==> run Z <==
Design v_tile, start of the top module:
module v_tile #(
    parameter width = 16,  
    parameter num_inputs = 4,  
    parameter num_regs = 16,  
    parameter total_inputs = num_inputs + num_inputs  
) (
    input wire clk,
    input wire reset,
    input wire on_off,  
    input wire write_en1,  
    output wire write_rdy1,
    input wire [num_inputs*width-1:0] w_data_in1,  
    output wire write_ack1,
    input wire write_en2,  
    output wire write_rdy2,
    input wire [num_inputs*width-1:0] w_data_in2,  
    output wire write_ack2,
    input wire write_en3,  
    output wire write_rdy3,
    input wire [width-1:0] w_data_in3,
    output wire write_ack3,
    output wire [num_inputs*width-1:0] adder_outputs,  
    output wire [3:0] dest_info,
    output wire adder_ack
);
export LEC_CHECK = 0
export ABC_AREA = 1
export CAP_MARGIN = 0
export CORE_ASPECT_RATIO = 1.43
export CORE_MARGIN = 2
export CORE_UTILIZATION = 72
export CTS_CLUSTER_DIAMETER = 326
export CTS_CLUSTER_SIZE = 10
export PLACE_DENSITY = 0.35
export SETUP_SLACK_MARGIN = 0.57
export SLEW_MARGIN = 40
create_clock -name core_clock -period 1.88 [get_ports {clk}]
run.sh (not shown) runs the stock make flow with config.mk's settings and CLKGATE_MAP_FILE=.
==> run M: changes against run Z <==
ABC_AREA = default   (was 1)
CAP_MARGIN = 20   (was 0)
CORE_ASPECT_RATIO = default   (was 1.43)
CORE_UTILIZATION = 53   (was 72)
CTS_CLUSTER_DIAMETER = default   (was 326)
CTS_CLUSTER_SIZE = default   (was 10)
PLACE_DENSITY = default   (was 0.35)
SETUP_SLACK_MARGIN = default   (was 0.57)
SLEW_MARGIN = 20   (was 40)
TNS_END_PERCENT = 55   (was default)
==> flow/constraint.sdc (replaced) <==
create_clock -name core_clock -period 2.44 [get_ports {clk}]
set_input_delay 0.4880 -clock core_clock [delete_from_list [all_inputs] [get_ports {clk}]]
set_output_delay 0.4880 -clock core_clock [all_outputs]
set_load 0.01 [all_outputs]
==> run K: changes against run Z <==
ABC_AREA = default   (was 1)
CAP_MARGIN = 20   (was 0)
CORE_ASPECT_RATIO = default   (was 1.43)
CORE_UTILIZATION = 58   (was 72)
CTS_CLUSTER_DIAMETER = default   (was 326)
CTS_CLUSTER_SIZE = default   (was 10)
PLACE_DENSITY = default   (was 0.35)
SETUP_SLACK_MARGIN = 0.88   (was 0.57)
SLEW_MARGIN = 20   (was 40)
TNS_END_PERCENT = 50   (was default)
==> flow/constraint.sdc (replaced) <==
create_clock -name core_clock -period 2.97 [get_ports {clk}]
set_input_delay 0.5940 -clock core_clock [delete_from_list [all_inputs] [get_ports {clk}]]
set_output_delay 0.5940 -clock core_clock [all_outputs]
set_load 0.01 [all_outputs]
==> run F: changes against run Z <==
CAP_MARGIN = 20   (was 0)
CORE_ASPECT_RATIO = default   (was 1.43)
CORE_UTILIZATION = 71   (was 72)
CTS_CLUSTER_DIAMETER = 376   (was 326)
CTS_CLUSTER_SIZE = 95   (was 10)
PLACE_DENSITY = default   (was 0.35)
SETUP_SLACK_MARGIN = default   (was 0.57)
SLEW_MARGIN = 20   (was 40)
TNS_END_PERCENT = 10   (was default)
==> flow/constraint.sdc (replaced) <==
create_clock -name core_clock -period 2.71 [get_ports {clk}]
set_input_delay 0.5420 -clock core_clock [delete_from_list [all_inputs] [get_ports {clk}]]
set_output_delay 0.5420 -clock core_clock [all_outputs]
set_load 0.01 [all_outputs]
==> results <==
| quantity | run K | run M | run Z | run F |
|---|---|---|---|---|
| Run status | finished with violations | finished with violations | did not finish | did not finish |
| Failing step | - | - | detailed placement | clock tree synthesis |
| Reasons for failing layout checks | negative setup slack | negative setup slack | - | - |
| Mux cell area share | 0.193% | 0.193% | 0% | 0% |
| Total power density per cell area | 355 nW/µm² | 413 nW/µm² | - | - |
| Total GRT Usage | 43.0% | 31.4% | - | - |
| GR met2 Demand/Resource | 74.4% | 58.8% | - | - |
| Met1 capacity usage during global routing | 47.2% | 36.9% | - | - |
| Post-route setup TNS | -14.95 ns | -23.31 ns | - | - |
| Final setup violation count | 38 | 50 | - | - |
| Vias after detailed routing | 15.6k | 12.8k | - | - |
| Cell count of the worst reg-to-reg path | 13 | 11 | - | - |
| Detailed Place HPWL | 25600 µm | 25900 µm | - | 35500 µm |
| Drt via density | 7.06 | 5.69 | - | - |
| Top power consumer group | clock | registers | - | - |
| Critical hold path startpoint | write_en2 | reset | - | - |
| Share of power burned in the clock network | 45.7% | 44.3% | - | - |
| Ys cells | 1483 | 1483 | 1831 | 1831 |
| Clock-pin slew on the worst setup and hold paths | 0.07 ns | 0.06 ns | - | - |
| Total length of routed wires | 62900 µm | 41400 µm | - | - |
| DR iter-0 viols | 2692 | 759 | - | - |
| Chip area | 21200 µm² | 23200 µm² | 17800 µm² | 18000 µm² |
| Multi-input gates | 1171 | 1172 | - | - |
| Fraction of synthesized cell area in xor and xnor cells | 4.74% | 4.74% | 0.219% | 0.219% |
| CP Buf/Inv Count | 5 | 5 | - | - |
| Maximum VDD drop | 0.000506 V | 0.000548 V | - | - |
| Total Nets Final | 2148 | 2179 | - | - |
Power figures rest on the tool's default switching activity, not on a simulated workload.
